Setup of oak:
## CONV
module  CONV(
  input                      clk,
  input                      reset,
  output logic               busy,	
  input                      ready,	
  output logic        [13:0] iaddr,
  input               [7:0]  idata,	
  output logic               ioe,
  output logic               wen_L0,
  output logic               oe_L0,
  output logic        [13:0] addr_L0,
  output logic        [11:0] w_data_L0,
  input               [11:0] r_data_L0,
  output logic               wen_L1,
  output logic               oe_L1,
  output logic        [11:0] addr_L1,
  output logic        [11:0] w_data_L1,
  input               [11:0] r_data_L1,
  output logic               oe_weight,
  output logic        [15:0] addr_weight,
  input  logic signed [7:0]  r_data_weight,
  output logic               wen_L2,
  output logic        [3:0]  addr_L2,
  output logic        [31:0] w_data_L2
  );
  assign oe_L0 = 1'b0;
  ...
Size in the first run: about 4000 flip-flops, roughly 170 I/O pins, about 130000 sq um of cells after synthesis.
clock: 6.47 ns
lec_check: 0
cap_margin: 20
core_margin: 2
core_utilization: 61
max_routing_layer: met4
place_density: 0.6
setup_slack_margin: -0.5
slew_margin: 20
run.sh (not shown) runs the stock make flow with config.mk's settings and CLKGATE_MAP_FILE=.
Both conditions hold for oak: the flow ran to the end and the final layout passed the timing, DRC and antenna checks.
The inputs of pine differ from those of oak as listed below.
# oak
export LEC_CHECK = 0
export CAP_MARGIN = 20
export CORE_MARGIN = 2
export CORE_UTILIZATION = 61
export MAX_ROUTING_LAYER = met4
export PLACE_DENSITY = 0.6
export SETUP_SLACK_MARGIN = -0.5
export SLEW_MARGIN = 20
create_clock -name core_clock -period 6.47 [get_ports {clk}]
# pine
export LEC_CHECK = 0
export CAP_MARGIN = 20
export CORE_ASPECT_RATIO = 0.5
export CORE_MARGIN = 2
export CORE_UTILIZATION = 70
export SETUP_SLACK_MARGIN = 1.41
export SLEW_MARGIN = 20
create_clock -name core_clock -period 5.49 [get_ports {clk}]
Findings:
[pine] flow finished | final checks: failed | reasons: setup timing
Against oak, met3 wire length in pine rose by more than 100%.
Relative to oak, delay contributed by the slowest stage of the critical path has gone up in pine.
Total power delta for pine relative to oak: 18% higher
When pine is measured against oak, its total number of nets in the final design turns out 0.64% higher.
### pine -> birch
# pine
export LEC_CHECK = 0
export CAP_MARGIN = 20
export CORE_ASPECT_RATIO = 0.5
export CORE_MARGIN = 2
export CORE_UTILIZATION = 70
export SETUP_SLACK_MARGIN = 1.41
export SLEW_MARGIN = 20
create_clock -name core_clock -period 5.49 [get_ports {clk}]
# birch
export LEC_CHECK = 0
export CAP_MARGIN = 20
export CORE_MARGIN = 2
export CORE_UTILIZATION = 65
export SLEW_MARGIN = 20
create_clock -name core_clock -period 7.24 [get_ports {clk}]
birch: no failed stages, no open violations at the end. The floorplan-stage core utilization of birch falls short of that of pine by 4.8 points. Diff pine -> birch | detailed-route wire length | down by more than a quarter. Diff birch and pine: setup slack of the critical path after layout higher in birch. Diff pine -> birch | final period utilization | decrease of 15 points.
Setup changes, birch to maple
# birch
export LEC_CHECK = 0
export CAP_MARGIN = 20
export CORE_MARGIN = 2
export CORE_UTILIZATION = 65
export SLEW_MARGIN = 20
create_clock -name core_clock -period 7.24 [get_ports {clk}]
# maple
export LEC_CHECK = 0
export CAP_MARGIN = 20
export CORE_MARGIN = 2
export CORE_UTILIZATION = 50
export SLEW_MARGIN = 20
create_clock -name core_clock -period 8.0 [get_ports {clk}]
[summary]
- maple: flow completed, timing, DRC and antenna clean
- Comparing the two runs side by side, maple comes out ahead of birch on worst hold slack.
- Across both runs, insertion delay of the later-clocked pin in the worst-skew pair was lower for maple than for birch.
- maple vs. birch: met1 wire length shows a reduction of 0.87%, site row count shows an increase of about 14%, total die area shows an increase of 61000 sq um, clock network power shows a reduction of about 12%.
diff inputs: maple => cedar
# maple
export LEC_CHECK = 0
export CAP_MARGIN = 20
export CORE_MARGIN = 2
export CORE_UTILIZATION = 50
export SLEW_MARGIN = 20
create_clock -name core_clock -period 8.0 [get_ports {clk}]
# cedar
export LEC_CHECK = 0
export CAP_MARGIN = 20
export CORE_MARGIN = 2
export CORE_UTILIZATION = 72
export PLACE_DENSITY = 0.66
export SLEW_MARGIN = 20
create_clock -name core_clock -period 6.47 [get_ports {clk}]
### Flow results
Re routed wire length: cedar and maple aren't equal, and the lower value belongs to maple.
Global routing usage on met2 for cedar is higher than for maple.
cedar ends up with a clock power share that is 0.4 points higher than in maple.
Delta (cedar minus maple): design area went down by about 1.1%; worst supply voltage drop on vdd went up by 250 uV; post-layout minimum cycle time went down by 1.02 ns.
The critical path depth of cedar is higher than that of maple.

---

run A:
CONV again, from the RTL that the note above started with.
clock: 4.02 ns
lec_check: 0
cap_margin: 20
core_margin: 2
core_utilization: 59
slew_margin: 20
| run A | all stages done | FAIL | negative setup slack |
The following lists how run B was set up differently from run A:
- putting SETUP_SLACK_MARGIN at 2.07 where nothing was set
- swapping 59 for 50 in CORE_UTILIZATION
- swapping 4.02 for 7.24 in the clock period (ns, I/O delays scaled along)
Against run A as the reference, run B delivers a higher maximum fanout along the worst path. There was hardly any difference in sequential cell count between run B and run A. On count of clock-buffer cells in the layout: between run A and run B, it ends up higher for run A. Relative to run A, minimum setup slack in the final design has increased by 3.43 ns in run B. Run B ends up with lower total wire length after detailed routing than run A does. On highest achievable clock rate: between run A and run B, it ends up higher for run B. Run B did not stop at any stage, and its layout met the timing, DRC and antenna checks.
## Diff of input files: run C against run B
- changing CORE_UTILIZATION from 50 to 44
- setting GPL_ROUTABILITY_DRIVEN to 1 for the first time
- setting ABC_AREA to 0 for the first time
- setting CTS_CLUSTER_DIAMETER to 351 for the first time
- setting PLACE_DENSITY_LB_ADDON to 0.1 for the first time
- setting TNS_END_PERCENT to 30 for the first time
- removing SETUP_SLACK_MARGIN (formerly 2.07)
- setting CELL_PAD_IN_SITES_DETAIL_PLACEMENT to 1 for the first time
- changing the clock period (ns, I/O delays scaled along) from 7.24 to 8.0
## What came out
| timing-limited maximum frequency | run C vs run B | 21% lower |. Longest individual stage delay on the worst path is higher on run C. Sort run C and run B by worst-case clock skew asc -> top: run C. In the floorplan summary, run C is listed with a die area greater than that of run B. Final cell area excluding filler cells delta (run C -> run B): insignificant. | count of fill cells added during filler insertion | higher: run C |. Number of nets in the layout was lower in run C than in run B. Normalized max-slew margin ended up 0.53 points lower on run C than on run B.
Edits applied to the flow inputs when going from run C to run D:
- a change of PLACE_DENSITY_LB_ADDON from 0.1 to 0.2
- an added SETUP_SLACK_MARGIN of 1.66
- a change of CORE_UTILIZATION from 44 to 72
- a deleted TNS_END_PERCENT that had been 30
- a deleted CTS_CLUSTER_DIAMETER that had been 351
- a deleted ABC_AREA that had been 0
- a deleted GPL_ROUTABILITY_DRIVEN that had been 1
- a deleted CELL_PAD_IN_SITES_DETAIL_PLACEMENT that had been 1
- a change of the clock period (ns, I/O delays scaled along) from 8.0 to 8.8
## What came out
Comparing run D and run C, the higher post-layout utilization of the core is on run D.
In the reports for run D and run C, the larger worst path required time belongs to run D.
Logic gate share of total power up 0.4 points in run D wrt run C
Compared with run C, in run D met1 track demand over resource in global routing rose by 18 points; total negative slack stayed essentially flat; top achievable clock speed rose by 6.0%; global-route wire length before repair rose by 78 mm; insertion delay at the late pin of the worst-skew pair rose by 0.09 ns.
> inputs changed (run D -> run E)
- SETUP_SLACK_MARGIN removed (was 1.66)
- CORE_UTILIZATION changed from 72 to 17
- PLACE_DENSITY_LB_ADDON removed (was 0.2)
- the clock period (ns, I/O delays scaled along) changed from 8.8 to 8.65
Notes after the runs:
- In run E, the fraction of area in multi-input gates came out 0.54 points below the value in run D.
- The overall global routing resource usage number comes out lower for run E vs run D.
- Run E gives less met1 wire length than run D did.
- Going from run D to run E, the chip height was found to have gone up by about 100%.
- Run D → run E: largest net degree at the start of global routing has decreased; first-pass detailed-route iteration total decreased by 2 relative to the old numbers; non-clock buffer count shows an increase of 13.
> inputs changed (run E -> run F)
- putting CELL_PAD_IN_SITES_DETAIL_PLACEMENT at 2 where nothing was set
- putting TNS_END_PERCENT at 30 where nothing was set
- putting GPL_ROUTABILITY_DRIVEN at 1 where nothing was set
- swapping 20 for 10 in SLEW_MARGIN
- putting PLACE_DENSITY_LB_ADDON at 0.1 where nothing was set
- putting ABC_AREA at 0 where nothing was set
- putting CTS_CLUSTER_DIAMETER at 354 where nothing was set
- swapping 17 for 65 in CORE_UTILIZATION
- swapping 8.65 for 8.0 in the clock period (ns, I/O delays scaled along)
[summary]
The number of cell rows in run F is 0.51 times that in run E. [compare] base=run E new=run F: multiplexer share of the synthesized area stayed essentially flat, die extent in y fell by 430 um, area share of xor/xnor cells in the synthesized design stayed essentially flat. The die size number comes out higher for run E vs run F. The higher starting utilization of the core area of run E and run F is in run F. No final results exist for run F, since it was stopped by error DPL-0033 during detailed placement (3_5_place_dp).

---

Setup of wip/garnet:
CONV again, from the RTL that the note above started with.
clock: 4.73 ns
lec_check: 0
cap_margin: 20
cell_pad_in_sites_detail_placement: 2
cell_pad_in_sites_global_placement: 1
core_margin: 2
core_utilization: 69
gpl_timing_driven: 1
hold_slack_margin: -0.01
min_routing_layer: met2
place_density: 0.87
slew_margin: 0
3_5_place_dp: wip/garnet exited with error
Inputs modified between wip/garnet and wip/nickel:
==> flow/config.mk <==
export PLATFORM = sky130hd
export DESIGN_NAME = CONV
export DESIGN_NICKNAME = CONV
export VERILOG_FILES = /design/flow/design.v
export SDC_FILE = /design/flow/constraint.sdc
export NUM_CORES = 4
export LEC_CHECK = 0
export CAP_MARGIN = 20
export CORE_MARGIN = 2
export CORE_UTILIZATION = 72
export CTS_CLUSTER_DIAMETER = 30
export PLACE_DENSITY = 0.35
export SETUP_SLACK_MARGIN = 1.41
export SLEW_MARGIN = 20
==> flow/constraint.sdc <==
create_clock -name core_clock -period 5.49 [get_ports {clk}]
set_input_delay 1.0980 -clock core_clock [delete_from_list [all_inputs] [get_ports {clk}]]
set_output_delay 1.0980 -clock core_clock [all_outputs]
set_load 0.01 [all_outputs]
### Flow results
Stage in which a tool error killed wip/nickel: 4_1_cts. Number of cells produced by synthesis came out exactly the same in wip/nickel and wip/garnet. Effective utilization at floorplan ended up 2.9 points higher on wip/nickel than on wip/garnet. Fraction of synthesized area in multiplexers: wip/nickel vs wip/garnet identical. Area enclosed by the die boundary: wip/nickel < wip/garnet. Diff wip/nickel..wip/garnet | simple logic cell fraction of the synthesized area | unchanged. Looking only at die height, and setting everything else aside, the higher value of wip/nickel and wip/garnet goes to wip/garnet. Area fraction in full adders, half adders and majority gates essentially unchanged between wip/garnet and wip/nickel. [compare] base=wip/garnet new=wip/nickel: global placer's final weighted congestion decreased 0.0026, total core area decreased 4.0%.
Relative to wip/nickel, the following input files were edited for wip/juniper:
diff --git a/flow/config.mk b/flow/config.mk
--- a/flow/config.mk
+++ b/flow/config.mk
@@ -11,3 +11,2 @@
-export CTS_CLUSTER_DIAMETER = 30
-export PLACE_DENSITY = 0.35
-export SETUP_SLACK_MARGIN = 1.41
+export CTS_CLUSTER_DIAMETER = 335
+export SETUP_SLACK_MARGIN = -0.4
==> flow/constraint.sdc <==
create_clock -name core_clock -period 4.02 [get_ports {clk}]
set_input_delay 0.8040 -clock core_clock [delete_from_list [all_inputs] [get_ports {clk}]]
set_output_delay 0.8040 -clock core_clock [all_outputs]
set_load 0.01 [all_outputs]
## What came out
Each of wip/nickel and wip/juniper falls short of a clean finish.
wip/nickel did not run to completion, as it errored out during 4_1_cts.
As far as count of input and output buffers goes, wip/nickel and wip/juniper are indistinguishable; the numbers are identical.
Of wip/juniper and wip/nickel, the run reporting the lower total instance count after detailed placement was wip/nickel.
Taking wip/nickel as the reference, in wip/juniper cell area after synthesis closely matched the old numbers; proportion of synthesized chip area in sequential cells closely matched the old numbers.
### wip/juniper -> wip/raven
diff --git a/flow/config.mk b/flow/config.mk
--- a/flow/config.mk
+++ b/flow/config.mk
@@ -7,0 +8 @@
+export ABC_AREA = 1
@@ -8,0 +10 @@
+export CORE_ASPECT_RATIO = 0.5
@@ -11,2 +13,4 @@
-export CTS_CLUSTER_DIAMETER = 335
-export SETUP_SLACK_MARGIN = -0.4
+export CTS_CLUSTER_DIAMETER = 395
+export CTS_CLUSTER_SIZE = 96
+export PLACE_DENSITY_LB_ADDON = 0.09
+export SETUP_SLACK_MARGIN = 0.96
Findings:
Stage in which a tool error killed wip/raven: 5_1_grt.
wip/juniper has a higher placeable core region than wip/raven.
Between wip/juniper and wip/raven, the multiplexer fraction of the synthesized cell area is higher for wip/juniper.
Post-CTS setup-driven buffer insertion count, wip/juniper and wip/raven, lower one = wip/juniper.
Between wip/juniper and wip/raven, area of the chip decreased.
No activity file was given, so power comes from the tool's default toggle rates.
